==> design/flow/run.sh <==
#!/bin/bash
# the make line also repeats each setting of config.mk as NAME=value (left out here)
make -C /OpenROAD-flow-scripts/flow DESIGN_CONFIG=/design/flow/config.mk WORK_HOME=/design/flow/orfs CLKGATE_MAP_FILE= finish
==> design/flow/config.mk <==
export PLATFORM = sky130hd
export DESIGN_NAME = pcpu
export DESIGN_NICKNAME = pcpu
export VERILOG_FILES = /design/flow/design.v
export SDC_FILE = /design/flow/constraint.sdc
export NUM_CORES = 4
export LEC_CHECK = 0
export CAP_MARGIN = 20
export CELL_PAD_IN_SITES_DETAIL_PLACEMENT = 1
export CORE_MARGIN = 4
export CORE_UTILIZATION = 60
export CTS_CLUSTER_SIZE = 24
export GPL_ROUTABILITY_DRIVEN = 0
export MAX_ROUTING_LAYER = met5
export MIN_ROUTING_LAYER = met1
export PLACE_DENSITY_LB_ADDON = 0.1
export SLEW_MARGIN = 5
==> design/flow/constraint.sdc <==
create_clock -name core_clock -period 5.51 [get_ports {clock}]
set_input_delay 1.1020 -clock core_clock [delete_from_list [all_inputs] [get_ports {clock}]]
set_output_delay 1.1020 -clock core_clock [all_outputs]
set_load 0.01 [all_outputs]
==> design/flow/design.v <==
`timescale 1ns / 1ps
module pcpu(
 input wire clock, enable, reset, start,
 input wire [15:0] d_datain,   
 input wire [15:0] i_datain,   
 output  [7:0] i_addr,
 output  [7:0] d_addr,
 output  [15:0] d_dataout,
 output  d_we
    );
reg [15:0] gr [7:0];
reg nf, zf, cf;
reg cf_q;
reg state, next_state;
reg dw;
reg [7:0] pc;
reg [15:0] id_ir;
reg [15:0] wb_ir;
reg [15:0] ex_ir;
reg [15:0] mem_ir;
reg [15:0] smdr;
reg [15:0] smdr1;
reg signed [15:0] reg_C1;
reg signed [15:0] reg_A;
reg signed [15:0] reg_B;
reg signed [15:0] reg_C;
reg signed [15:0] ALUo;
reg signed [15:0] alu_last;
always @(posedge clock)
	begin
		if (!reset)
			state <= 1'b0;
		else
			state <= next_state;
	end
always @(*)
	begin
		case (state)
			1'b0 : 
				if ((enable == 1'b1) 
				&& (start == 1'b1))
					next_state = 1'b1;
				else	
					next_state = 1'b0;
			1'b1 :
				if ((enable == 1'b0) 
				|| (wb_ir[15:11] == 5'b00001))
					next_state = 1'b0;
				else
					next_state = 1'b1;
		endcase
	end
assign i_addr = pc;  
always @(posedge clock or negedge reset)
	begin
		if (!reset)
			begin
            id_ir <= 16'b0;
            pc <= 8'b0;
			end
		else if (state ==1'b1)
		begin
			if((i_datain[15:11] == 5'b01000 
				||i_datain[15:11] == 5'b10001
				||i_datain[15:11] == 5'b01011
				||i_datain[15:11] == 5'b10111 
				||i_datain[15:11] == 5'b01100 
				||i_datain[15:11] == 5'b01101 
				||i_datain[15:11] == 5'b01111 
				||i_datain[15:11] == 5'b01110) 
			  &&( (id_ir[15:11] == 5'b00010 && (id_ir[10:8]  == i_datain[6:4] || id_ir[10:8]  == i_datain[2:0])) 
			    ||(ex_ir[15:11] == 5'b00010 && (ex_ir[10:8]  == i_datain[6:4] || ex_ir[10:8]  == i_datain[2:0]))
				)
			  )  
			    begin
				   id_ir <= 16'b0;
				   pc <= pc;   
			    end		  			
  			else if (( i_datain[15:11] == 5'b00100
			         ||i_datain[15:11] == 5'b00110
					 ||i_datain[15:11] == 5'b00101
					 ||i_datain[15:11] == 5'b00111
					 ||i_datain[15:11] == 5'b00011)
                    &&((id_ir[15:11] == 5'b00010 &&(id_ir[10:8]  == i_datain[6:4])) 
					  ||(ex_ir[15:11] == 5'b00010 &&(ex_ir[10:8]  == i_datain[6:4]))
					  )
					)
					begin
					   id_ir <= 16'b0;
					   pc <= pc;   
					end 
			else if(id_ir[15:14] == 2'b11 || ex_ir[15:14] == 2'b11)
			        begin
				       id_ir <= 16'b0;
					   pc <= pc;   
					end 
			else
			  begin
				if(((mem_ir[15:11] == 5'b11010)
					&& (zf == 1'b1)) 
				|| ((mem_ir[15:11] == 5'b11011)
					&& (zf == 1'b0)))
				begin
					id_ir <= 16'b0;
					pc <= reg_C[7:0];
				end
				else if(((mem_ir[15:11] == 5'b11100)
					&& (nf == 1'b1)) 
				|| ((mem_ir[15:11] == 5'b11101)
					&& (nf == 1'b0)))
				begin
					id_ir <= 16'b0;
					pc <= reg_C[7:0];
				end
				else if(((mem_ir[15:11] == 5'b11110)
					&& (cf == 1'b1)) 
				|| ((mem_ir[15:11] == 5'b11111)
					&& (cf == 1'b0)))
				begin
					id_ir <= 16'b0;
					pc <= reg_C[7:0];
				end
				else if((mem_ir[15:11] == 5'b11000)			
				|| (mem_ir[15:11] == 5'b11001))
				begin
					id_ir <= 16'b0;
					pc <= reg_C[7:0];
				end
				else
				begin
				    id_ir <= i_datain;
					pc <= pc + 1;
				end
			  end   
		end  
	end  
always @(posedge clock or negedge reset) 
    begin
	    if (!reset)
			begin
				ex_ir <= 16'b0;
				reg_A <= 16'b0;
				reg_B <= 16'b0;
				smdr <= 16'b0;
			end
		else if (state == 1'b1)
			begin
				ex_ir <= id_ir;
				 if ((id_ir[15:14] == 2'b11 && id_ir[15:11] != 5'b11000) 
				|| (id_ir[15:11] == 5'b10000)
				|| (id_ir[15:11] == 5'b01001)
				|| (id_ir[15:11] == 5'b10011))
					reg_A <= gr[id_ir[10:8]];
				else if (id_ir[15:11] == 5'b00010) 
					reg_A <= gr[id_ir[6:4]];
				 else if(id_ir[6:4] == ex_ir[10:8])
				      reg_A <= ALUo;
			    else if(id_ir[6:4] == wb_ir[10:8]) 
				      reg_A <= reg_C1;
			    else if(id_ir[6:4] == mem_ir[10:8]) 
				      reg_A <= reg_C;
				else 
					reg_A <= gr[id_ir[6:4]];
			  if (id_ir[15:11] == 5'b00011)
					begin
						reg_B <= {12'b0000_0000_0000, id_ir[3:0]};  
						smdr <= gr[id_ir[10:8]];  
			      end
				else if(id_ir[2:0] == ex_ir[10:8])
				      reg_B <= ALUo;
			    else if(id_ir[2:0] == wb_ir[10:8]) 
				      reg_B <= reg_C1;
			    else if(id_ir[2:0] == mem_ir[10:8]) 
				      reg_B <= reg_C;
				else if  ((id_ir[15:11] == 5'b01000)
                || (id_ir[15:11] == 5'b10001)
				    || (id_ir[15:11] == 5'b01011)
				    || (id_ir[15:11] == 5'b10111)
				    || (id_ir[15:11] == 5'b01100)
					 || (id_ir[15:11] == 5'b01101)
					 || (id_ir[15:11] == 5'b01111)
					 || (id_ir[15:11] == 5'b01110))
					reg_B <= gr[id_ir[2:0]];
			end
	end		
always @ (*) 
    begin
		ALUo = alu_last;
		cf = cf_q;
		if  (ex_ir[15:11] == 5'b11000)
			ALUo = {8'b0, ex_ir[7:0]};
		else if  (ex_ir[15:14] == 2'b11)
		    ALUo = reg_A + {8'b0, ex_ir[7:0]};
		else 
		begin
			case(ex_ir[15:11])
			5'b00010: ALUo = reg_A + {12'b0000_0000_0000, ex_ir[3:0]};
			5'b00011: ALUo = reg_A + reg_B;
			5'b10000: {cf, ALUo} = reg_A + { ex_ir[7:0], 8'b0 };
			5'b01000: {cf, ALUo} = reg_A + reg_B;
			5'b01001:{cf, ALUo} = reg_A + { 8'b0, ex_ir[7:0] };
			5'b10001: {cf, ALUo} = reg_A + reg_B + cf_q;
			5'b01011: {cf, ALUo} = {{1'b0, reg_A} - reg_B};
			5'b10011: {cf, ALUo} = {1'b0, reg_A }- { 8'b0, ex_ir[7:0] };
			5'b10111:{cf, ALUo} = {{1'b0, reg_A} - reg_B - cf_q};
			5'b01100: {cf, ALUo} = {{1'b0, reg_A} - reg_B};
			5'b01101: {cf, ALUo} = {1'b0, reg_A & reg_B};
			5'b01111: {cf, ALUo} = {1'b0, reg_A | reg_B};
			5'b01110: {cf, ALUo} = {1'b0, reg_A ^ reg_B};
			5'b00100: {cf, ALUo} = {reg_A[4'b1111 - ex_ir[3:0]], reg_A << ex_ir[3:0]};
			5'b00110: {cf, ALUo} = {reg_A[ex_ir[3:0] - 4'b0001], reg_A >> ex_ir[3:0]};
			5'b00101: {cf, ALUo} = {reg_A[ex_ir[3:0] - 4'b0001], reg_A <<< ex_ir[3:0]};
			5'b00111: {cf, ALUo} = {reg_A[4'b1111 - ex_ir[3:0]], reg_A >>> ex_ir[3:0]};
			default: begin
					 end
        endcase								
		end
 end
always @(posedge clock or negedge reset)
    begin
	    if (!reset)
			begin
				alu_last <= 16'b0;
				cf_q <= 1'b0;
			end
		else if (state == 1'b1)
			begin
				alu_last <= ALUo;
				cf_q <= cf;
			end
	end
always @(posedge clock or negedge reset) 
    begin
	    if (!reset)
			begin
				mem_ir <= 16'b0;
				reg_C <= 16'b0;
				dw <= 0;
				nf <= 0;
				zf <= 0;
				smdr1 <= 16'b0;
			end
		else if (state == 1'b1)
			begin
				mem_ir <= ex_ir;
				reg_C <= ALUo;
				if (ex_ir[15:11] == 5'b00011)
					begin
						dw <= 1'b1;
						smdr1 <= smdr;
					end
				else if(ex_ir[15:14] != 2'b11 && ex_ir[15:11] != 5'b00010)
				     begin
				       zf <= (ALUo == 0)? 1:0;
					   nf <= (ALUo[15] == 1'b1)? 1:0;
						dw <= 1'b0;
				     end	
            else		
                 dw <= 1'b0;				
			end		
    end
assign d_dataout = smdr1;
assign d_we = dw;
assign d_addr = reg_C[7:0];
always @(posedge clock or negedge reset) 
    begin
	    if (!reset)
			begin
				wb_ir <= 16'b0;
				reg_C1 <= 16'b0;
			end
		else if (state == 1'b1)
			begin
				wb_ir <= mem_ir;			
				if (mem_ir[15:11] == 5'b00010)
					reg_C1 <= d_datain;
				else if(mem_ir[15:14] != 2'b11)
					reg_C1 <= reg_C;				
			end			
	end
always @(posedge clock or negedge reset) 
    begin
	    if (!reset)
			begin
			   gr[0] <= 16'b0;
				gr[1] <= 16'b0;
				gr[2] <= 16'b0;
				gr[3] <= 16'b0;
				gr[4] <= 16'b0;
				gr[5] <= 16'b0;
				gr[6] <= 16'b0;
				gr[7] <= 16'b0;
			end			
		else if (state == 1'b1)
			begin
				if ((wb_ir[15:14] != 2'b11) 
				   &&(wb_ir[15:11] != 5'b00011)		  
				   &&(wb_ir[15:11] != 5'b01100)
				)
					gr[wb_ir[10:8]] <= reg_C1;
			end	
   end
endmodule
==> results of run 1 <==
## metrics by stage
stage | util (%) | setup WS, ns | hold slack (ns)
after CTS | 66.5 | 0.197 | 0.501
after detailed placement | 63.6 | 0.397 | 0.487
after floorplan | - | 0.730 | 0.444
after global placement | 63.6 | 0.671 | 0.464
## per-layer routing
layer | track usage [%] | GRT overflow
met5 | 24.8 | 0
met4 | 66.9 | 17
met3 | 50.6 | 1
met2 | 86.1 | 8
met1 | 69.3 | 0
==> out/metrics.yaml, run 1 <==
outcome:
  outcome: "did not finish"
  lastStage: "global routing (5_1_grt)"
  error_line: "[ERROR GRT-0232] Routing congestion too high. Check the congestion heatmap in the GUI."
synthesis:
  top_area_cell: "dfrtp_1"
  syn_area_per_cell_sq_um: 8.80
  simple_gate_share_pct: 15.9
  synthCells: 2745
  synth_xor_xnor_area_share_pct: 2.93
  logic_family: "AND-OR/OR-AND gates"
  top_cells_by_area: "dfrtp_1 (29%), mux2_2 (9.6%), mux4_2 (5.4%)"
  compound_area_share_pct: 22.8
  synth_area_sq_um: 24100
  synthMuxAreaShare_pct: 18.7
  async_reset_ff_share_pct: 99.6
  synth-edff-count: 0
  synth-main-ff-cell: "dfrtp_1"
  ys_sh_adder_pct: 4.57
  ys_area_sq_um: 24100
  yosysMostFrequentCell: "dfrtp_1"
  synth_nets: 2865
  yosysSeqAreaShare_pct: 29.5
  ys.flops: 285
  ys_warn_count: 2
  top_area_share_pct: 29.4
  yosys.cell_types.count: 95
  ys_cells: 2745
  ys_top_cells_by_count: "dfrtp_1 (284), nor2_1 (223), mux2_2 (205)"
placement:
  place_inst: 3188
  place_area_sq_um: 25300
  port_buffers: 68
  dp_hpwl_um: 81300
clocking:
  cts_hold_buf: 0
  post-cts-setup-buffers: 0
  cts_resized: 0
  clockBufferDepth: 3
  htreeDepth: 1
  numClockSinks: 285
  clockRootBuffer: "clkbuf_16"
  cts-buffers-inserted: 31
die:
  rows: 73
  io_pins: 69
  core_sq_um: 39700
  die_area_sq_um: 43500
  floorplan.core_util_pct: 60.8
  die_h_um: 209
  fp.dieW_um: 209
global_route:
  gr-total-overflow: 26
  track_usage_pct: 68.5
==> run 2, diff against run 1 <==
- CELL_PAD_IN_SITES_DETAIL_PLACEMENT: 1 -> unset
- CORE_MARGIN: 4 -> 2
- CORE_UTILIZATION: 60 -> 65
- CTS_CLUSTER_SIZE: 24 -> unset
- GPL_ROUTABILITY_DRIVEN: 0 -> unset
- MAX_ROUTING_LAYER: met5 -> unset
- MIN_ROUTING_LAYER: met1 -> unset
- PLACE_DENSITY: unset -> 0.6
- PLACE_DENSITY_LB_ADDON: 0.1 -> unset
- SETUP_SLACK_MARGIN: unset -> -0.27
- SLEW_MARGIN: 5 -> 20
- clock period: 5.51 -> 4.2 ns (I/O delays scaled with it)
==> run 2 against run 1 <==
Against the previous run:
- the layout now fails its checks (negative setup slack)
- synthesized cell count stayed put
- area after synthesis unchanged
- die area is 11% lower
==> out/metrics.yaml, run 2 <==
min_path:
  min-delay-path-class: "input port to async pin"
flow_run:
  warnings: 74
  max_cap_violations: 0
global_route:
  grt_pass1_vias: 25400
  grt_pass1_wl_um: 158000
  track_usage_pct: 54.4
  antenna_found_initial: 8
  gr-total-overflow: 0
  grt_max_degree: 123
synthesis:
  yosysMostFrequentCell: "dfrtp_1"  # unchanged
  synth_nets: 2865  # unchanged
  synth-edff-count: 0  # unchanged
  yosysSeqAreaShare_pct: 29.5  # unchanged
  synth-main-ff-cell: "dfrtp_1"  # unchanged
  ys_area_sq_um: 24100  # unchanged
  ys_warn_count: 2  # unchanged
  synth_area_sq_um: 24100  # unchanged
  top_area_share_pct: 29.4  # unchanged
  synth_xor_xnor_area_share_pct: 2.93  # unchanged
  compound_area_share_pct: 22.8  # unchanged
  top_area_cell: "dfrtp_1"  # unchanged
  syn_area_per_cell_sq_um: 8.80  # unchanged
  top_cells_by_area: "dfrtp_1 (29%), mux2_2 (9.6%), mux4_2 (5.4%)"  # unchanged
  logic_family: "AND-OR/OR-AND gates"  # unchanged
  synthCells: 2745  # unchanged
  yosys.cell_types.count: 95  # unchanged
  simple_gate_share_pct: 15.9  # unchanged
  async_reset_ff_share_pct: 99.6  # unchanged
  synthMuxAreaShare_pct: 18.7  # unchanged
  ys.flops: 285  # unchanged
  ys_top_cells_by_count: "dfrtp_1 (284), nor2_1 (223), mux2_2 (205)"  # unchanged
  ys_cells: 2745  # unchanged
  ys_sh_adder_pct: 4.57  # unchanged
finish:
  nNetsFinal: 3000
  fin_util_pct: 75.6
  seqCellArea_sq_um: 7140
  final_cell_count_no_fill: 3367
  fillCellCount: 2445
  area_growth_syn_to_layout_pct: 14.7
  comb_area_sq_um: 15800
drt:
  drc: 0
  via_count: 26200
  first_pass_iters: 8
  drt_iter0_drc: 4656
  wl_per_cell_um: 31.3
  ant_nets: 0
  viasPerCell: 7.77
  wl_um: 105000
die:
  io_pins: 69  # unchanged
  core_sq_um: 36600  # was 39700 sq um
  die_h_um: 197  # was 209 um
  die_area_sq_um: 38700  # was 43500 sq um
  rows: 70  # was 73
  floorplan.core_util_pct: 66.0  # was 60.8%
  fp.dieW_um: 197  # was 209 um
timing:
  fin_crit_sh_pct: 105
  whs_ns: 0.187
  relSlewSlack_pct: 18.1
  finalSetupViolations: 27
  period_needed_ns: 4.42
  worst_slew_pin_slew_ns: 1.22
  fmax_mhz: 226
  clock_skew_ns: 0.0126
  setup_ws_ns: -0.221
  hold_viol: 0
  slew_violations: 0
setup_path:
  crit_buf_inv: 2
  critPathRequiredTime_ns: 4.71
  r2r_start: "reg_B[2]$_DFFE_PN0P_"
  cp.depth: 14
  reg2reg_to: "id_ir[8]$_DFFE_PN0P_"
  critical-path-slowest-cell: "or4b_4"
  criticalPathCategory: "flip-flop to flip-flop"
  cp_top_family: "simple AND/OR/NAND/NOR gates"
  arrival_ns: 4.93
  crit_chain: "inv_1, ha_1, nor2b_1, o31a_1, nor4_4, nand4_2, or3_4, or4b_4, or4_4, and4_1, nor3_4, buf_6, and2_2, a22o_1"
  crit_path_end: "id_ir[8]$_DFFE_PN0P_"
  startpoint_type: "flip-flop"
  rrSetupSlack_ns: -0.22
  reg2reg_depth: 14
  crit_start: "reg_B[2]$_DFFE_PN0P_"
  endpoint_kind: "flip-flop"
  slowest_delay_ns: 0.56
  crit_fanout: 7
clocking:
  clockRootBuffer: "clkbuf_16"  # unchanged
  cts_hold_buf: 0  # unchanged
  clock_insertion_delay_worst_skew_ns: 0.57
  cts_tree: "done"
  cts.clk_slew.worst_paths_ns: 0.07
  clockBufferDepth: 3  # unchanged
  numClockSinks: 285  # unchanged
  post-cts-setup-buffers: 0  # unchanged
  htreeDepth: 1  # unchanged
  cts-buffers-inserted: 29  # was 31
placement:
  place_inst: 3314  # was 3188
  dp_hpwl_um: 76300  # was 81300 um
  gp_congestion: 1.13
  port_buffers: 68  # unchanged
outcome:
  outcome: "failed layout checks"  # was did not finish
  violations: "negative setup slack"
run 2: metrics by stage:
stage	setup TNS, ns	worst slack (ns)	cell area [sq um]
floorplan	-5.03	-0.258	24200
global placement	-2.72	-0.138	26700
detailed placement	-4.26	-0.257	26700
CTS	-4.88	-0.262	27600
global route	-7.10	-0.292	27700
finish	-4.44	-0.221	27700
run 2: repair_timing:
action                                 4_1_cts  5_1_grt
gates resized                                0       18
endpoints found under the hold margin        0        0
setup endpoints to repair                    0       28
run 2: layout make-up:
class | instances | share of cell area, %
tap | 468 | 2.11
timing repair buffer | 345 | 10.4
clock inverter | 10 | 0.402
sequential | 285 | 25.8
multi-input combinational | 2121 | 57.1
inverter | 98 | 1.33
antenna | 2 | 0.0181
clock buffer | 38 | 2.89
run 2: metal layers:
layer / share of wire, % / vias to the layer above / global-route usage, %
met1: 31 / 12000 / 63.3
met2: 42 / 2673 / 80.1
met3: 15 / 938 / 19.0
met4: 12 / 12 / 47.2
met5: 0.070 / - / 0
li1: - / 10500 / -
==> run 3, diff against run 2 <==
- ABC_AREA: unset -> 0
- CAP_MARGIN: 20 -> 5
- CELL_PAD_IN_SITES_DETAIL_PLACEMENT: unset -> 2
- CELL_PAD_IN_SITES_GLOBAL_PLACEMENT: unset -> 2
- CORE_ASPECT_RATIO: unset -> 0.77
- CORE_UTILIZATION: 65 -> 25
- CTS_CLUSTER_SIZE: unset -> 18
- GPL_ROUTABILITY_DRIVEN: unset -> 0
- GPL_TIMING_DRIVEN: unset -> 0
- MAX_ROUTING_LAYER: unset -> met4
- PLACE_DENSITY: 0.6 -> unset
- SETUP_SLACK_MARGIN: -0.27 -> 0.67
- SLEW_MARGIN: 20 -> 0
- TNS_END_PERCENT: unset -> 70
- clock period: 4.2 -> 4.23 ns (I/O delays scaled with it)
==> run 3 against run 2 <==
Against the previous run:
- the layout still fails its checks (negative setup slack)
- critical path type unchanged
- register-to-register slack got worse by 0.45 ns
- area after synthesis stayed put
- sequential cell count did not move
- highest routed layer is now met4
- count of clock-buffer cells in the layout rose by 4
- sequential share of layout area is 3.1 points lower
- worst setup slack worse by 0.45 ns
==> out/metrics.yaml, run 3 <==
synthesis:
  simple_gate_share_pct: 15.9  # unchanged
  yosys.cell_types.count: 95  # unchanged
  yosysSeqAreaShare_pct: 29.5  # unchanged
  top_area_share_pct: 29.4  # unchanged
  synth-main-ff-cell: "dfrtp_1"  # unchanged
  synthMuxAreaShare_pct: 18.7  # unchanged
  syn_area_per_cell_sq_um: 8.80  # unchanged
  yosysMostFrequentCell: "dfrtp_1"  # unchanged
  logic_family: "AND-OR/OR-AND gates"  # unchanged
  top_cells_by_area: "dfrtp_1 (29%), mux2_2 (9.6%), mux4_2 (5.4%)"  # unchanged
  compound_area_share_pct: 22.8  # unchanged
  ys_sh_adder_pct: 4.57  # unchanged
  synth_nets: 2865  # unchanged
  ys_area_sq_um: 24100  # unchanged
  synth_area_sq_um: 24100  # unchanged
  synthCells: 2745  # unchanged
  ys.flops: 285  # unchanged
  async_reset_ff_share_pct: 99.6  # unchanged
  top_area_cell: "dfrtp_1"  # unchanged
  ys_cells: 2745  # unchanged
  synth_xor_xnor_area_share_pct: 2.93  # unchanged
  ys_warn_count: 2  # unchanged
  synth-edff-count: 0  # unchanged
  ys_top_cells_by_count: "dfrtp_1 (284), nor2_1 (223), mux2_2 (205)"  # unchanged
die:
  die_area_sq_um: 99100  # was 38700 sq um
  floorplan.core_util_pct: 25.3  # was 66.0%
  io_pins: 69  # unchanged
  core_sq_um: 95300  # was 36600 sq um
  die_h_um: 277  # was 197 um
  fp.dieW_um: 358  # was 197 um
  rows: 99  # was 70
finish:
  seqCellArea_sq_um: 7170  # was 7140 sq um
  area_growth_syn_to_layout_pct: 30.8  # was 14.7%
  comb_area_sq_um: 17500  # was 15800 sq um
  finalInstanceArea_sq_um: 31600  # was 27700 sq um
  final_cell_count_no_fill: 4292  # was 3367
  fin_util_pct: 33.2  # was 75.6%
  fillCellCount: 10400  # was 2445
  nNetsFinal: 3122  # was 3000
setup_path:
  startpoint_type: "flip-flop"  # unchanged
  slowest_delay_ns: 0.45  # was 0.56 ns
  cp_top_family: "buffers and inverters"  # was simple AND/OR/NAND/NOR gates
  criticalPathCategory: "flip-flop to flip-flop"  # unchanged
  crit_buf_inv: 17  # was 2
  rrSetupSlack_ns: -0.68  # was -0.22 ns
  reg2reg_depth: 29  # was 14
  crit_start: "reg_B[1]$_DFFE_PN0P_"  # was reg_B[2]$_DFFE_PN0P_
  worst_path_most_repeated_cell: "buf_6"
  r2r_start: "reg_B[1]$_DFFE_PN0P_"  # was reg_B[2]$_DFFE_PN0P_
  crit_fanout: 3  # was 7
  endpoint_kind: "flip-flop"  # unchanged
  critical-path-slowest-cell: "dfrtp_2"  # was or4b_4
  crit_path_end: "zf$_DFFE_PN0P_"  # was id_ir[8]$_DFFE_PN0P_
  critPathRequiredTime_ns: 4.66  # was 4.71 ns
  arrival_ns: 5.34  # was 4.93 ns
  reg2reg_to: "zf$_DFFE_PN0P_"  # was id_ir[8]$_DFFE_PN0P_
  cp.depth: 29  # was 14
outcome:
  outcome: "failed layout checks"  # unchanged
  violations: "negative setup slack"  # unchanged
global_route:
  grt_pass1_wl_um: 207000  # was 158000 um
  antenna_found_initial: 11  # was 8
  grt_max_degree: 110  # was 123
  grt_pass1_vias: 27100  # was 25400
  gr-total-overflow: 0  # unchanged
  track_usage_pct: 29.5  # was 54.4%
drt:
  ant_nets: 0  # unchanged
  via_count: 26400  # was 26200
  wl_per_cell_um: 34.3  # was 31.3 um
  wl_um: 147000  # was 105000 um
  drt_iter0_drc: 2996  # was 4656
  drc: 0  # unchanged
  first_pass_iters: 5  # was 8
  viasPerCell: 6.15  # was 7.77
timing:
  worst_slew_pin_slew_ns: 1.35  # was 1.22 ns
  whs_ns: 0.328  # was 0.187 ns
  slew_violations: 0  # unchanged
  period_needed_ns: 4.91  # was 4.42 ns
  hold_viol: 0  # unchanged
  setup_ws_ns: -0.675  # was -0.221 ns
  finalSetupViolations: 46  # was 27
  clock_skew_ns: 0.0385  # was 0.0126 ns
  fmax_mhz: 204  # was 226 MHz
  grt_setup_unrepaired: "yes"
  relSlewSlack_pct: 9.50  # was 18.1%
  fin_crit_sh_pct: 116  # was 105%
flow_run:
  warnings: 77  # was 74
  max_cap_violations: 0  # unchanged
placement:
  port_buffers: 68  # unchanged
  place_area_sq_um: 26700  # about the same
  place_inst: 4081  # was 3314
  dp_hpwl_um: 113000  # was 76300 um
clocking:
  clockBufferDepth: 3  # unchanged
  cts-buffers-inserted: 34  # was 29
  htreeDepth: 2  # was 1
  clockRootBuffer: "clkbuf_16"  # unchanged
  clock_insertion_delay_worst_skew_ns: 0.56  # was 0.57 ns
  numClockSinks: 285  # unchanged
  cts_tree: "done"  # unchanged
  cts.clk_slew.worst_paths_ns: 0.07  # about the same
min_path:
  min-delay-path-class: "input port to async pin"  # unchanged
-- run 3: timing repair --
item                                    CTS  global route
gates cloned                              1             0
pin swaps                               114            62
gates resized                           548           136
endpoints found under the setup margin   90            73
setup buffers                           114            31
hold buffers                              0             0
-- run 3: cell type report --
class	instances	area share (%)
clock inverter	18	0.673
timing repair buffer	221	6.65
sequential	285	22.7
buffer	242	5.29
clock buffer	42	2.95
inverter	98	1.37
multi-input combinational	2120	55.3
antenna	4	0.0317
tap	1262	5.00
-- run 3: per-stage QoR --
| step | worst slack [ns] | TNS [ns] |
|---|---|---|
| final | -0.675 | -22.93 |
| after global routing | -0.845 | -28.03 |
| after CTS | -0.643 | -14.35 |
| after detailed placement | -2.42 | -100.33 |
| after floorplan | -0.129 | -1.79 |
| after global placement | -11.53 | -3065.61 |
-- run 3: per-layer routing --
layer	vias to the layer above	global-route usage (%)	share of wire (%)
li1	10800	-	-
met1	13900	43.3	46
met2	1486	39.8	40
met3	270	7.33	11
met4	0	7.66	3.3
met5	-	-	0
==> run 4, diff against run 3 <==
- ABC_AREA: 0 -> unset
- CAP_MARGIN: 5 -> 20
- CELL_PAD_IN_SITES_DETAIL_PLACEMENT: 2 -> unset
- CELL_PAD_IN_SITES_GLOBAL_PLACEMENT: 2 -> unset
- CORE_ASPECT_RATIO: 0.77 -> unset
- CORE_UTILIZATION: 25 -> 58
- CTS_CLUSTER_DIAMETER: unset -> 81
- CTS_CLUSTER_SIZE: 18 -> unset
- GPL_ROUTABILITY_DRIVEN: 0 -> unset
- GPL_TIMING_DRIVEN: 0 -> unset
- HOLD_SLACK_MARGIN: unset -> -0.09
- MAX_ROUTING_LAYER: met4 -> unset
- PLACE_DENSITY: unset -> 0.6
- SETUP_SLACK_MARGIN: 0.67 -> unset
- SLEW_MARGIN: 0 -> 20
- TNS_END_PERCENT: 70 -> 5
- clock period: 4.23 -> 4.2 ns (I/O delays scaled with it)
==> run 4 against run 3 <==
Against the previous run:
- cell count decreased by 19%
- critical path depth decreased by 13
- die area decreased by 56%
- area after synthesis unchanged
- critical path type unchanged
- sequential share of layout area increased by 2.6 points
- sequential cell count unchanged
- first-iteration DRC count increased by 25%
- critical endpoint is now pc[5]$_DFFE_PN0P_
- the layout still fails its checks (negative setup slack)
- routed wire length decreased by 27%
==> out/metrics.yaml, run 4 <==
clocking:
  htreeDepth: 1  # was 2
  cts_hold_buf: 0  # unchanged
  clockBufferDepth: 3  # unchanged
  cts-buffers-inserted: 29  # was 34
  clock_insertion_delay_worst_skew_ns: 0.58  # was 0.56 ns
  numClockSinks: 285  # unchanged
  cts_tree: "done"  # unchanged
  cts.clk_slew.worst_paths_ns: 0.06  # was 0.07 ns
  clockRootBuffer: "clkbuf_16"  # unchanged
setup_path:
  crit_path_end: "pc[5]$_DFFE_PN0P_"  # was zf$_DFFE_PN0P_
  criticalPathCategory: "flip-flop to flip-flop"  # unchanged
  crit_fanout: 7  # was 3
  crit_chain: "clkinv_1, ha_1, inv_1, nor3_1, nand3_1, o2111ai_1, o2111ai_2, nand3b_1, nor4_4, buf_4, a311oi_4, nor3_4, buf_6, buf_8, mux2i_2, a2bb2oi_2"
  crit_start: "reg_A[12]$_DFFE_PN0P_"  # was reg_B[1]$_DFFE_PN0P_
  cp_top_family: "simple AND/OR/NAND/NOR gates"  # was buffers and inverters
  arrival_ns: 4.75  # was 5.34 ns
  cp.depth: 16  # was 29
  reg2reg_to: "pc[5]$_DFFE_PN0P_"  # was zf$_DFFE_PN0P_
  rrSetupSlack_ns: -0.09  # was -0.68 ns
  slowest_delay_ns: 0.46  # was 0.45 ns
  crit_buf_inv: 5  # was 17
  endpoint_kind: "flip-flop"  # unchanged
  critPathRequiredTime_ns: 4.65  # was 4.66 ns
  r2r_start: "reg_A[12]$_DFFE_PN0P_"  # was reg_B[1]$_DFFE_PN0P_
  startpoint_type: "flip-flop"  # unchanged
  critical-path-slowest-cell: "nor3_1"  # was dfrtp_2
  reg2reg_depth: 16  # was 29
timing:
  relSlewSlack_pct: 24.1  # was 9.50%
  period_needed_ns: 4.29  # was 4.91 ns
  clock_skew_ns: 0.0119  # was 0.0385 ns
  slew_violations: 0  # unchanged
  whs_ns: 0.267  # was 0.328 ns
  grt_setup_unrepaired: "yes"  # unchanged
  fmax_mhz: 233  # was 204 MHz
  fin_crit_sh_pct: 102  # was 116%
  hold_viol: 0  # unchanged
  finalSetupViolations: 9  # was 46
  setup_ws_ns: -0.0910  # was -0.675 ns
  worst_slew_pin_slew_ns: 1.14  # was 1.35 ns
die:
  die_area_sq_um: 43300  # was 99100 sq um
  die_h_um: 208  # was 277 um
  core_sq_um: 40900  # was 95300 sq um
  floorplan.core_util_pct: 59.0  # was 25.3%
  rows: 74  # was 99
  fp.dieW_um: 208  # was 358 um
  io_pins: 69  # unchanged
drt:
  drt_iter0_drc: 3748  # was 2996
  drc: 0  # unchanged
  via_count: 25500  # was 26400
  ant_nets: 0  # unchanged
  wl_um: 108000  # was 147000 um
  diodes: 0  # was 4
  wl_per_cell_um: 31.2  # was 34.3 um
  first_pass_iters: 7  # was 5
  viasPerCell: 7.37  # was 6.15
synthesis:
  ys_sh_adder_pct: 4.57  # unchanged
  ys_cells: 2745  # unchanged
  top_cells_by_area: "dfrtp_1 (29%), mux2_2 (9.6%), mux4_2 (5.4%)"  # unchanged
  top_area_cell: "dfrtp_1"  # unchanged
  ys.flops: 285  # unchanged
  ys_warn_count: 2  # unchanged
  synthMuxAreaShare_pct: 18.7  # unchanged
  ys_top_cells_by_count: "dfrtp_1 (284), nor2_1 (223), mux2_2 (205)"  # unchanged
  top_area_share_pct: 29.4  # unchanged
  simple_gate_share_pct: 15.9  # unchanged
  yosysSeqAreaShare_pct: 29.5  # unchanged
  async_reset_ff_share_pct: 99.6  # unchanged
  synth_nets: 2865  # unchanged
  syn_area_per_cell_sq_um: 8.80  # unchanged
  synth_area_sq_um: 24100  # unchanged
  synth-main-ff-cell: "dfrtp_1"  # unchanged
  compound_area_share_pct: 22.8  # unchanged
  yosys.cell_types.count: 95  # unchanged
  ys_area_sq_um: 24100  # unchanged
  synth_xor_xnor_area_share_pct: 2.93  # unchanged
  synthCells: 2745  # unchanged
  yosysMostFrequentCell: "dfrtp_1"  # unchanged
  logic_family: "AND-OR/OR-AND gates"  # unchanged
  synth-edff-count: 0  # unchanged
finish:
  nNetsFinal: 3027  # was 3122
  fin_util_pct: 69.1  # was 33.2%
  area_growth_syn_to_layout_pct: 17.1  # was 30.8%
min_path:
  min-delay-path-class: "input port to async pin"  # unchanged
placement:
  gp_congestion: 1.13
  dp_hpwl_um: 80100  # was 113000 um
  pre_cts_ws_ns: -0.272  # was -2.42 ns
  port_buffers: 68  # unchanged
global_route:
  grt_pass1_vias: 24800  # was 27100
  antenna_found_initial: 5  # was 11
  grt_pass1_wl_um: 160000  # was 207000 um
  grt_max_degree: 103  # was 110
  track_usage_pct: 48.8  # was 29.5%
  gr-total-overflow: 0  # unchanged
outcome:
  violations: "negative setup slack"  # unchanged
  outcome: "failed layout checks"  # unchanged
flow_run:
  max_cap_violations: 0  # unchanged
  warnings: 75  # was 77
## run 4: repair_timing
| action | 4_1_cts | 5_1_grt |
|---|---|---|
| pin swaps | 19 | 15 |
| setup endpoints to repair | 27 | 37 |
| setup buffers | 8 | 6 |
| gates resized | 45 | 35 |
| gates cloned | 1 | 0 |
## run 4: metrics by stage
step | instance area (sq um) | instances | setup TNS, ns
finish | 28300 | 3460 | -0.433
CTS | 28100 | 3453 | -0.523
global placement | 26800 | 3392 | -6.12
floorplan | 24200 | 2745 | -3.36
detailed placement | 26800 | 3392 | -5.99
global route | 28300 | 3460 | -1.22
## run 4: area by class of cell
type	instances	area, sq um
Clock buffer	38	810
Clock inverter	14	208
Fill cell	3182	12600
Inverter	98	372
Multi-Input combinational cell	2121	16000
Sequential cell	285	7150
Tap cell	532	666
Timing Repair Buffer	372	3030
## run 4: routing by layer
layer	up-vias	share of wire (%)	global-route usage, %
li1	10600	-	-
met2	2064	44	75.0
met4	8	9.9	38.5
met5	-	0.050	0
met3	619	12	11.1
met1	12200	35	59.2
==> run 5, diff against run 4 <==
- CELL_PAD_IN_SITES_DETAIL_PLACEMENT: unset -> 1
- CELL_PAD_IN_SITES_GLOBAL_PLACEMENT: unset -> 2
- CORE_UTILIZATION: 58 -> 36
- CTS_CLUSTER_DIAMETER: 81 -> 262
- HOLD_SLACK_MARGIN: -0.09 -> 0.12
- MAX_ROUTING_LAYER: unset -> met4
- MIN_ROUTING_LAYER: unset -> met2
- PLACE_DENSITY: 0.6 -> unset
- SETUP_SLACK_MARGIN: unset -> 0.99
- TNS_END_PERCENT: 5 -> unset
- clock period: 4.2 -> 10.1 ns (I/O delays scaled with it)
==> run 5 against run 4 <==
Against the previous run:
- now clean on timing, DRC and antenna
- count of clock-buffer cells in the layout rose by 10
- worst setup slack improved by 3.5 ns
- maximum frequency fell by 36%
- synthesized cell count did not move
- routed wire length rose by 18%
- area after synthesis did not move
- cell count rose by 4.5%
- design area fell by 4.7%
- critical path type unchanged
- highest routed layer is now met4
==> out/metrics.yaml, run 5 <==
outcome:
  outcome: "complete, no violations"  # was failed layout checks
synthesis:
  ys.flops: 285  # unchanged
  syn_area_per_cell_sq_um: 8.80  # unchanged
  ys_top_cells_by_count: "dfrtp_1 (284), nor2_1 (223), mux2_2 (205)"  # unchanged
  synthCells: 2745  # unchanged
  logic_family: "AND-OR/OR-AND gates"  # unchanged
  synth_nets: 2865  # unchanged
  top_cells_by_area: "dfrtp_1 (29%), mux2_2 (9.6%), mux4_2 (5.4%)"  # unchanged
  ys_cells: 2745  # unchanged
  ys_sh_adder_pct: 4.57  # unchanged
  compound_area_share_pct: 22.8  # unchanged
  synthMuxAreaShare_pct: 18.7  # unchanged
  top_area_share_pct: 29.4  # unchanged
  ys_warn_count: 2  # unchanged
  synth_area_sq_um: 24100  # unchanged
  synth-main-ff-cell: "dfrtp_1"  # unchanged
  yosysMostFrequentCell: "dfrtp_1"  # unchanged
  yosys.cell_types.count: 95  # unchanged
  synth-edff-count: 0  # unchanged
  yosysSeqAreaShare_pct: 29.5  # unchanged
  top_area_cell: "dfrtp_1"  # unchanged
  synth_xor_xnor_area_share_pct: 2.93  # unchanged
  simple_gate_share_pct: 15.9  # unchanged
  async_reset_ff_share_pct: 99.6  # unchanged
  ys_area_sq_um: 24100  # unchanged
timing:
  finalSetupViolations: 0  # was 9
  relSlewSlack_pct: 13.6  # was 24.1%
  hold_viol: 0  # unchanged
  fin_tns_setup_ns: 0  # was -0.433 ns
  period_needed_ns: 6.69  # was 4.29 ns
  slew_violations: 0  # unchanged
  fin_crit_sh_pct: 66.2  # was 102%
  fmax_mhz: 149  # was 233 MHz
  grt_setup_unrepaired: "no"  # was yes
  clock_skew_ns: 0.0436  # was 0.0119 ns
  worst_slew_pin_slew_ns: 1.30  # was 1.14 ns
finish:
  finalInstanceArea_sq_um: 26900  # was 28300 sq um
  final_cell_count_no_fill: 3615  # was 3460
  area_growth_syn_to_layout_pct: 11.6  # was 17.1%
  nNetsFinal: 2812  # was 3027
  fillCellCount: 7611  # was 3182
setup_path:
  crit_start: "reg_A[9]$_DFFE_PN0P_"  # was reg_A[12]$_DFFE_PN0P_
  cp.depth: 13  # was 16
  startpoint_type: "flip-flop"  # unchanged
  crit_chain: "clkinv_1, ha_1, nand2_1, nor2_1, nand3_1, o2111ai_1, o2111ai_1, nand3b_1, nor4_1, a311oi_2, nor3_4, and2_4, a22o_1"  # was clkinv_1, ha_1, inv_1, nor3_1, nand3_1, o2111ai_1, o2111ai_2, nand3b_1, nor4_4, buf_4, a311oi_4, nor3_4, buf_6, buf_8, mux2i_2, a2bb2oi_2
  r2r_start: "reg_A[9]$_DFFE_PN0P_"  # was reg_A[12]$_DFFE_PN0P_
  cp_top_family: "simple AND/OR/NAND/NOR gates"  # unchanged
  slowest_delay_ns: 0.98  # was 0.46 ns
  crit_fanout: 22  # was 7
  criticalPathCategory: "flip-flop to flip-flop"  # unchanged
  critical-path-slowest-cell: "ha_1"  # was nor3_1
  endpoint_kind: "flip-flop"  # unchanged
  crit_path_end: "id_ir[8]$_DFFE_PN0P_"  # was pc[5]$_DFFE_PN0P_
  arrival_ns: 7.20  # was 4.75 ns
  reg2reg_depth: 13  # was 16
  critPathRequiredTime_ns: 10.61  # was 4.65 ns
  crit_buf_inv: 1  # was 5
  reg2reg_to: "id_ir[8]$_DFFE_PN0P_"  # was pc[5]$_DFFE_PN0P_
  worst_path_most_repeated_cell: "o2111ai_1"
  rrSetupSlack_ns: 3.41  # was -0.09 ns
clocking:
  clockRootBuffer: "clkbuf_16"  # unchanged
  post-cts-setup-buffers: 0  # was 8
  htreeDepth: 2  # was 1
  numClockSinks: 285  # unchanged
  cts_hold_buf: 0  # unchanged
  cts.clk_slew.worst_paths_ns: 0.06  # about the same
  cts_tree: "done"  # unchanged
  clockBufferDepth: 3  # unchanged
  cts-buffers-inserted: 35  # was 29
  clock_insertion_delay_worst_skew_ns: 0.59  # was 0.58 ns
  cts_resized: 0  # was 45
die:
  floorplan.core_util_pct: 36.5  # was 59.0%
  die_h_um: 263  # was 208 um
  fp.dieW_um: 263  # was 208 um
  rows: 94  # was 74
  die_area_sq_um: 69200  # was 43300 sq um
  core_sq_um: 66100  # was 40900 sq um
  io_pins: 69  # unchanged
global_route:
  grt_pass1_vias: 36500  # was 24800
  grt_max_degree: 184  # was 103
  track_usage_pct: 56.4  # was 48.8%
  antenna_found_initial: 5  # unchanged
  gr-total-overflow: 0  # unchanged
  grt_pass1_wl_um: 181000  # was 160000 um
min_path:
  hp-start: "smdr[13]$_DFFE_PN0P_"
  hold_depth: 2
  min-delay-path-class: "flip-flop to flip-flop"  # was input port to async pin
  min_to: "smdr[13]$_DFFE_PN0P_"
flow_run:
  warnings: 78  # was 75
  max_cap_violations: 0  # unchanged
drt:
  wl_per_cell_um: 35.3  # was 31.2 um
  via_count: 33000  # was 25500
  first_pass_iters: 12  # was 7
  drt_iter0_drc: 8651  # was 3748
  wl_um: 128000  # was 108000 um
  drc: 0  # unchanged
  viasPerCell: 9.13  # was 7.37
  ant_nets: 0  # unchanged
placement:
  place_area_sq_um: 25600  # was 26800 sq um
  gp_congestion: 1.19  # was 1.13
  dp_hpwl_um: 91800  # was 80100 um
  port_buffers: 68  # unchanged
  place_inst: 3518  # was 3392
run 5: metrics by stage:
stage                     util [%]  hold slack, ns  setup WS (ns)
after CTS                     40.6           0.484           3.72
after floorplan                  -           0.444           5.32
final                         40.8           0.475           3.41
after global placement        38.8           0.468           3.93
after global routing          40.7           0.518           3.19
after detailed placement      38.8           0.471           3.76
run 5: final cells by class:
class | instances | area [sq um] | area share [%]
multi-input combinational | 2120 | 15700 | 58.4
sequential | 285 | 7140 | 26.5
timing repair buffer | 152 | 1330 | 4.93
tap | 864 | 1080 | 4.01
clock buffer | 48 | 976 | 3.62
inverter | 98 | 368 | 1.37
clock inverter | 14 | 220 | 0.817
antenna | 34 | 85.1 | 0.316
run 5: per-layer routing:
| layer | wire length, um | vias to the layer above | part of all wire [%] | GRT usage, % |
|---|---|---|---|---|
| li1 | - | 10100 | - | - |
| met1 | 0 | 10500 | 0 | - |
| met2 | 59000 | 10700 | 46 | 64.6 |
| met3 | 48900 | 1651 | 38 | 64.2 |
| met4 | 19600 | 0 | 15 | 25.5 |
| met5 | 0 | - | 0 | - |
==> run 6, diff against run 5 <==
- CELL_PAD_IN_SITES_DETAIL_PLACEMENT: 1 -> unset
- CELL_PAD_IN_SITES_GLOBAL_PLACEMENT: 2 -> unset
- CORE_UTILIZATION: 36 -> 67
- CTS_CLUSTER_DIAMETER: 262 -> unset
- CTS_CLUSTER_SIZE: unset -> 35
- HOLD_SLACK_MARGIN: 0.12 -> 0.27
- MAX_ROUTING_LAYER: met4 -> unset
- MIN_ROUTING_LAYER: met2 -> unset
- SETUP_SLACK_MARGIN: 0.99 -> 1.33
- clock period: 10.1 -> 5.32 ns (I/O delays scaled with it)
==> run 6 against run 5 <==
Against the previous run:
- the run now fails in global routing (5_1_grt)
- die area is 46% lower
- synthesized cell count stayed put
- area after synthesis stayed put
==> out/metrics.yaml, run 6 <==
synthesis:
  synthMuxAreaShare_pct: 18.7  # unchanged
  synth_area_sq_um: 24100  # unchanged
  ys_sh_adder_pct: 4.57  # unchanged
  async_reset_ff_share_pct: 99.6  # unchanged
  synthCells: 2745  # unchanged
  ys_cells: 2745  # unchanged
  logic_family: "AND-OR/OR-AND gates"  # unchanged
  simple_gate_share_pct: 15.9  # unchanged
  ys.flops: 285  # unchanged
  top_area_cell: "dfrtp_1"  # unchanged
  syn_area_per_cell_sq_um: 8.80  # unchanged
  yosysSeqAreaShare_pct: 29.5  # unchanged
  ys_warn_count: 2  # unchanged
  synth-main-ff-cell: "dfrtp_1"  # unchanged
  compound_area_share_pct: 22.8  # unchanged
  synth_nets: 2865  # unchanged
  top_cells_by_area: "dfrtp_1 (29%), mux2_2 (9.6%), mux4_2 (5.4%)"  # unchanged
  ys_top_cells_by_count: "dfrtp_1 (284), nor2_1 (223), mux2_2 (205)"  # unchanged
  yosysMostFrequentCell: "dfrtp_1"  # unchanged
  synth-edff-count: 0  # unchanged
  top_area_share_pct: 29.4  # unchanged
  synth_xor_xnor_area_share_pct: 2.93  # unchanged
  ys_area_sq_um: 24100  # unchanged
  yosys.cell_types.count: 95  # unchanged
die:
  rows: 69  # was 94
  fp.dieW_um: 194  # was 263 um
  core_sq_um: 35600  # was 66100 sq um
  die_h_um: 194  # was 263 um
  io_pins: 69  # unchanged
  floorplan.core_util_pct: 67.9  # was 36.5%
  die_area_sq_um: 37600  # was 69200 sq um
clocking:
  clockBufferDepth: 3  # unchanged
  htreeDepth: 1  # was 2
  numClockSinks: 285  # unchanged
  clockRootBuffer: "clkbuf_16"  # unchanged
  cts-buffers-inserted: 29  # was 35
placement:
  dp_hpwl_um: 76200  # was 91800 um
  gp_congestion: 1.16  # was 1.19
  port_buffers: 68  # unchanged
outcome:
  lastStage: "global routing (5_1_grt)"
  outcome: "did not finish"  # was complete, no violations
[run 6: timing repair]
item,4_1_cts
hold buffers,0
pin swaps,23
setup endpoints to repair,51
resized,81
gates cloned,2
setup buffers,20
[run 6: metrics by stage]
stage	instances	setup slack (ns)	instance area [sq um]
after global placement	3157	0.459	25500
after CTS	3236	1.01	27000
after detailed placement	3160	0.442	25600
after floorplan	2745	0.961	24300
==> run 7, diff against run 6 <==
- CORE_UTILIZATION: 67 -> 36
- CTS_CLUSTER_DIAMETER: unset -> 262
- CTS_CLUSTER_SIZE: 35 -> unset
- HOLD_SLACK_MARGIN: 0.27 -> unset
- SETUP_SLACK_MARGIN: 1.33 -> unset
- clock period: 5.32 -> 10.1 ns (I/O delays scaled with it)
==> run 7 against run 6 <==
Against the previous run:
- now clean on timing, DRC and antenna
- area after synthesis stayed put
- synthesized cell count stayed put
- die area is 84% higher
==> out/metrics.yaml, run 7 <==
synthesis:
  synthMuxAreaShare_pct: 18.7  # unchanged
  yosysMostFrequentCell: "dfrtp_1"  # unchanged
  yosys.cell_types.count: 95  # unchanged
  synth-main-ff-cell: "dfrtp_1"  # unchanged
  top_cells_by_area: "dfrtp_1 (29%), mux2_2 (9.6%), mux4_2 (5.4%)"  # unchanged
  ys.flops: 285  # unchanged
  ys_top_cells_by_count: "dfrtp_1 (284), nor2_1 (223), mux2_2 (205)"  # unchanged
  syn_area_per_cell_sq_um: 8.80  # unchanged
  synthCells: 2745  # unchanged
  ys_area_sq_um: 24100  # unchanged
  top_area_share_pct: 29.4  # unchanged
  synth_area_sq_um: 24100  # unchanged
  async_reset_ff_share_pct: 99.6  # unchanged
  top_area_cell: "dfrtp_1"  # unchanged
  ys_cells: 2745  # unchanged
  ys_sh_adder_pct: 4.57  # unchanged
  yosysSeqAreaShare_pct: 29.5  # unchanged
  synth_nets: 2865  # unchanged
  compound_area_share_pct: 22.8  # unchanged
  synth-edff-count: 0  # unchanged
  simple_gate_share_pct: 15.9  # unchanged
  ys_warn_count: 2  # unchanged
  logic_family: "AND-OR/OR-AND gates"  # unchanged
  synth_xor_xnor_area_share_pct: 2.93  # unchanged
setup_path:
  crit_chain: "inv_1, ha_1, nor2b_1, o311ai_1, a31oi_1, nor3b_1, and2_0, or4b_4, o31ai_1, a311oi_2, nor3_4, and2_4, a22o_1"
  criticalPathCategory: "flip-flop to flip-flop"
  crit_start: "reg_A[2]$_DFFE_PN0P_"
  critPathRequiredTime_ns: 10.63
  critical-path-slowest-cell: "nor3_4"
  reg2reg_depth: 13
  rrSetupSlack_ns: 3.98
  endpoint_kind: "flip-flop"
  slowest_delay_ns: 0.85
  crit_buf_inv: 1
  reg2reg_to: "id_ir[7]$_DFFE_PN0P_"
  startpoint_type: "flip-flop"
  cp.depth: 13
  r2r_start: "reg_A[2]$_DFFE_PN0P_"
  crit_fanout: 16
  arrival_ns: 6.65
  crit_path_end: "id_ir[7]$_DFFE_PN0P_"
  cp_top_family: "simple AND/OR/NAND/NOR gates"
timing:
  period_needed_ns: 6.12
  fin_tns_setup_ns: 0
  relSlewSlack_pct: 20.2
  fin_crit_sh_pct: 60.6
  worst_slew_pin_slew_ns: 1.17
  hold_viol: 0
  slew_violations: 0
  clock_skew_ns: 0.0197
  fmax_mhz: 163
  setup_ws_ns: 3.98
  finalSetupViolations: 0
  whs_ns: 0.477
  grt_setup_unrepaired: "no"
drt:
  wl_per_cell_um: 30.0
  via_count: 23100
  viasPerCell: 6.49
  diodes: 0
  drc: 0
  ant_nets: 0
  wl_um: 107000
  drt_iter0_drc: 2402
  first_pass_iters: 6
clocking:
  cts.clk_slew.worst_paths_ns: 0.07
  numClockSinks: 285  # unchanged
  cts_resized: 0  # was 81
  cts-buffers-inserted: 30  # was 29
  clock_insertion_delay_worst_skew_ns: 0.59
  clockBufferDepth: 3  # unchanged
  cts_tree: "done"
  cts_hold_buf: 0  # unchanged
  clockRootBuffer: "clkbuf_16"  # unchanged
  post-cts-setup-buffers: 0  # was 20
  htreeDepth: 1  # unchanged
outcome:
  outcome: "complete, no violations"  # was did not finish
placement:
  place_area_sq_um: 25500  # was 25600 sq um
  dp_hpwl_um: 79100  # was 76200 um
  pre_cts_ws_ns: 4.10  # was 0.442 ns
  port_buffers: 68  # unchanged
  gp_congestion: 1.03  # was 1.16
  place_inst: 3503  # was 3160
min_path:
  min_to: "smdr[13]$_DFFE_PN0P_"
  hp-start: "smdr[13]$_DFFE_PN0P_"
  hold_depth: 2
  min-delay-path-class: "flip-flop to flip-flop"
die:
  floorplan.core_util_pct: 36.5  # was 67.9%
  die_area_sq_um: 69200  # was 37600 sq um
  core_sq_um: 66100  # was 35600 sq um
  die_h_um: 263  # was 194 um
  io_pins: 69  # unchanged
  rows: 94  # was 69
  fp.dieW_um: 263  # was 194 um
flow_run:
  max_cap_violations: 0
  warnings: 70
finish:
  fin_util_pct: 40.2
  final_cell_count_no_fill: 3559
  fillCellCount: 6583
  finalInstanceArea_sq_um: 26600
  nNetsFinal: 2791
  seqCellArea_sq_um: 7140
  comb_area_sq_um: 15700
  area_growth_syn_to_layout_pct: 10.2
global_route:
  grt_max_degree: 150
  antenna_found_initial: 2
  gr-total-overflow: 0
  grt_pass1_wl_um: 156000
  grt_pass1_vias: 22100
  track_usage_pct: 29.9
==> run 7: metal layers <==
layer,up-vias,share of wire (%),GRT usage (%)
met5,-,0,0
met4,0,6.8,17.6
met1,11500,41,39.2
met3,282,6.8,2.83
met2,1220,46,48.1
li1,10100,-,-
==> run 7: cell type report <==
class | instances | share of cell area (%)
clock buffers | 43 | 3.42
clock inverters | 13 | 0.597
flip-flops and latches | 285 | 26.9
repair buffers | 136 | 4.54
multi-input cells | 2120 | 59.1
well taps | 864 | 4.06
inverters | 98 | 1.38
==> run 8, diff against run 7 <==
- CORE_UTILIZATION: 36 -> 70
- CTS_CLUSTER_DIAMETER: 262 -> 374
- CTS_CLUSTER_SIZE: unset -> 21
- HOLD_SLACK_MARGIN: unset -> 0.3
- PLACE_DENSITY_LB_ADDON: unset -> 0.25
- clock period: 10.1 -> 4.12 ns (I/O delays scaled with it)
==> run 8 against run 7 <==
Against the previous run:
- the layout now fails its checks (negative setup slack)
- clock skew increased by 0.014 ns
- critical path depth rose by 3
- global-route usage rose by 29 points
- routed wire length is 1.4% higher
- sequential cell count stayed put
- first-iteration DRC count increased to 2.5 times the previous value
- sequential share of layout area is 0.51 points lower
- cell count down 7.2%
==> out/metrics.yaml, run 8 <==
min_path:
  min-delay-path-class: "input port to async pin"  # was flip-flop to flip-flop
drt:
  met3_length_um: 18300  # was 7310 um
  wl_per_cell_um: 32.8  # was 30.0 um
  first_pass_iters: 22  # was 6
  top_layer_used: "met5"  # was met4
  dr_wl_met2_um: 43600  # was 48600 um
  drc: 0  # unchanged
  m1WireLength_um: 32400  # was 43700 um
  via_count: 26900  # was 23100
  wl_um: 108000  # was 107000 um
  drt_iter0_drc: 6066  # was 2402
  viasPerCell: 8.13  # was 6.49
  ant_nets: 0  # unchanged
timing:
  worst_slew_pin_slew_ns: 1.24  # was 1.17 ns
  fmax_mhz: 230  # was 163 MHz
  whs_ns: 0.341  # was 0.477 ns
  clock_skew_ns: 0.0339  # was 0.0197 ns
  period_needed_ns: 4.36  # was 6.12 ns
  slew_violations: 0  # unchanged
  setup_ws_ns: -0.235  # was 3.98 ns
  finalSetupViolations: 27  # was 0
  fin_crit_sh_pct: 106  # was 60.6%
  grt_setup_unrepaired: "yes"  # was no
  hold_viol: 0  # unchanged
  relSlewSlack_pct: 17.2  # was 20.2%
synthesis:
  ys.flops: 285  # unchanged
  yosys.cell_types.count: 95  # unchanged
  logic_family: "AND-OR/OR-AND gates"  # unchanged
  compound_area_share_pct: 22.8  # unchanged
  ys_top_cells_by_count: "dfrtp_1 (284), nor2_1 (223), mux2_2 (205)"  # unchanged
  synthCells: 2745  # unchanged
  top_cells_by_area: "dfrtp_1 (29%), mux2_2 (9.6%), mux4_2 (5.4%)"  # unchanged
  synth_nets: 2865  # unchanged
  synthMuxAreaShare_pct: 18.7  # unchanged
  ys_cells: 2745  # unchanged
  top_area_cell: "dfrtp_1"  # unchanged
  synth-main-ff-cell: "dfrtp_1"  # unchanged
  syn_area_per_cell_sq_um: 8.80  # unchanged
  yosysSeqAreaShare_pct: 29.5  # unchanged
  ys_area_sq_um: 24100  # unchanged
  synth_xor_xnor_area_share_pct: 2.93  # unchanged
  ys_warn_count: 2  # unchanged
  ys_sh_adder_pct: 4.57  # unchanged
  async_reset_ff_share_pct: 99.6  # unchanged
  top_area_share_pct: 29.4  # unchanged
  synth_area_sq_um: 24100  # unchanged
  synth-edff-count: 0  # unchanged
  yosysMostFrequentCell: "dfrtp_1"  # unchanged
  simple_gate_share_pct: 15.9  # unchanged
clocking:
  numClockSinks: 285  # unchanged
  cts_tree: "done"  # unchanged
  htreeDepth: 1  # unchanged
  clock_insertion_delay_worst_skew_ns: 0.54  # was 0.59 ns
  clockRootBuffer: "clkbuf_16"  # unchanged
  cts-buffers-inserted: 17  # was 30
  clockBufferDepth: 3  # unchanged
  cts.clk_slew.worst_paths_ns: 0.10  # was 0.07 ns
setup_path:
  r2r_start: "reg_B[1]$_DFFE_PN0P_"  # was reg_A[2]$_DFFE_PN0P_
  crit_fanout: 17  # was 16
  arrival_ns: 4.83  # was 6.65 ns
  cp.depth: 16  # was 13
  crit_chain: "inv_1, ha_1, nor3_4, o31a_1, nor4_4, nand4_2, or3_4, or4b_4, buf_4, o31ai_2, buf_4, a311oi_4, nor3_4, buf_12, and2_4, a22o_1"  # was inv_1, ha_1, nor2b_1, o311ai_1, a31oi_1, nor3b_1, and2_0, or4b_4, o31ai_1, a311oi_2, nor3_4, and2_4, a22o_1
  reg2reg_to: "id_ir[4]$_DFFE_PN0P_"  # was id_ir[7]$_DFFE_PN0P_
  critPathRequiredTime_ns: 4.60  # was 10.63 ns
  crit_buf_inv: 4  # was 1
  reg2reg_depth: 16  # was 13
  crit_start: "reg_B[1]$_DFFE_PN0P_"  # was reg_A[2]$_DFFE_PN0P_
  slowest_delay_ns: 0.58  # was 0.85 ns
  crit_path_end: "id_ir[4]$_DFFE_PN0P_"  # was id_ir[7]$_DFFE_PN0P_
  cp_top_family: "simple AND/OR/NAND/NOR gates"  # unchanged
  critical-path-slowest-cell: "or4b_4"  # was nor3_4
  rrSetupSlack_ns: -0.24  # was 3.98 ns
  criticalPathCategory: "flip-flop to flip-flop"  # unchanged
  startpoint_type: "flip-flop"  # unchanged
  endpoint_kind: "flip-flop"  # unchanged
global_route:
  grt_pass1_vias: 25800  # was 22100
  track_usage_pct: 58.5  # was 29.9%
  gr-total-overflow: 0  # unchanged
  antenna_found_initial: 13  # was 2
  grt_pass1_wl_um: 159000  # was 156000 um
  grt_max_degree: 100  # was 150
die:
  die_h_um: 190  # was 263 um
  fp.dieW_um: 190  # was 263 um
  core_sq_um: 34300  # was 66100 sq um
  io_pins: 69  # unchanged
  die_area_sq_um: 36000  # was 69200 sq um
  rows: 68  # was 94
  floorplan.core_util_pct: 70.4  # was 36.5%
flow_run:
  warnings: 72  # was 70
  max_cap_violations: 0  # unchanged
finish:
  area_growth_syn_to_layout_pct: 12.4  # was 10.2%
  finalInstanceArea_sq_um: 27100  # was 26600 sq um
  nNetsFinal: 2963  # was 2791
  final_cell_count_no_fill: 3304  # was 3559
outcome:
  violations: "negative setup slack"
  outcome: "failed layout checks"  # was complete, no violations
placement:
  port_buffers: 68  # unchanged
  gp_congestion: 1.23  # was 1.03
  dp_hpwl_um: 74600  # was 79100 um
  pre_cts_ws_ns: -0.223  # was 4.10 ns
  place_inst: 3275  # was 3503
  place_area_sq_um: 26500  # was 25500 sq um
run 8: layout make-up:
| type | count | area [sq um] |
|---|---|---|
| well taps | 455 | 569 |
| inverters | 98 | 368 |
| repair buffers | 320 | 2660 |
| clock inverters | 1 | 11.3 |
| clock buffers | 22 | 444 |
| fillers | 2164 | 7150 |
| diodes | 2 | 5.00 |
| flip-flops and latches | 285 | 7150 |
| multi-input cells | 2121 | 15900 |
run 8: through the flow:
step	util, %	TNS (ns)
3_3_place_gp	77.3	-2.33
2_1_floorplan	-	-4.28
3_5_place_dp	77.3	-4.31
6_report	79.1	-4.45
5_1_grt	79.1	-6.24
4_1_cts	78.8	-1.89
run 8: per-layer routing:
layer	up-vias	global-route usage [%]
li1	10400	-
met1	12300	65.7
met2	2932	84.7
met3	1231	25.0
met4	20	51.8
met5	-	0.962
run 8: timing repair:
item                                    in CTS  in global routing
buffers inserted                             1                  0
cloned                                       1                  0
resized                                      9                 26
endpoints found under the setup margin      25                 42
hold buffers                                 0                  0
pin swaps                                    4                  2
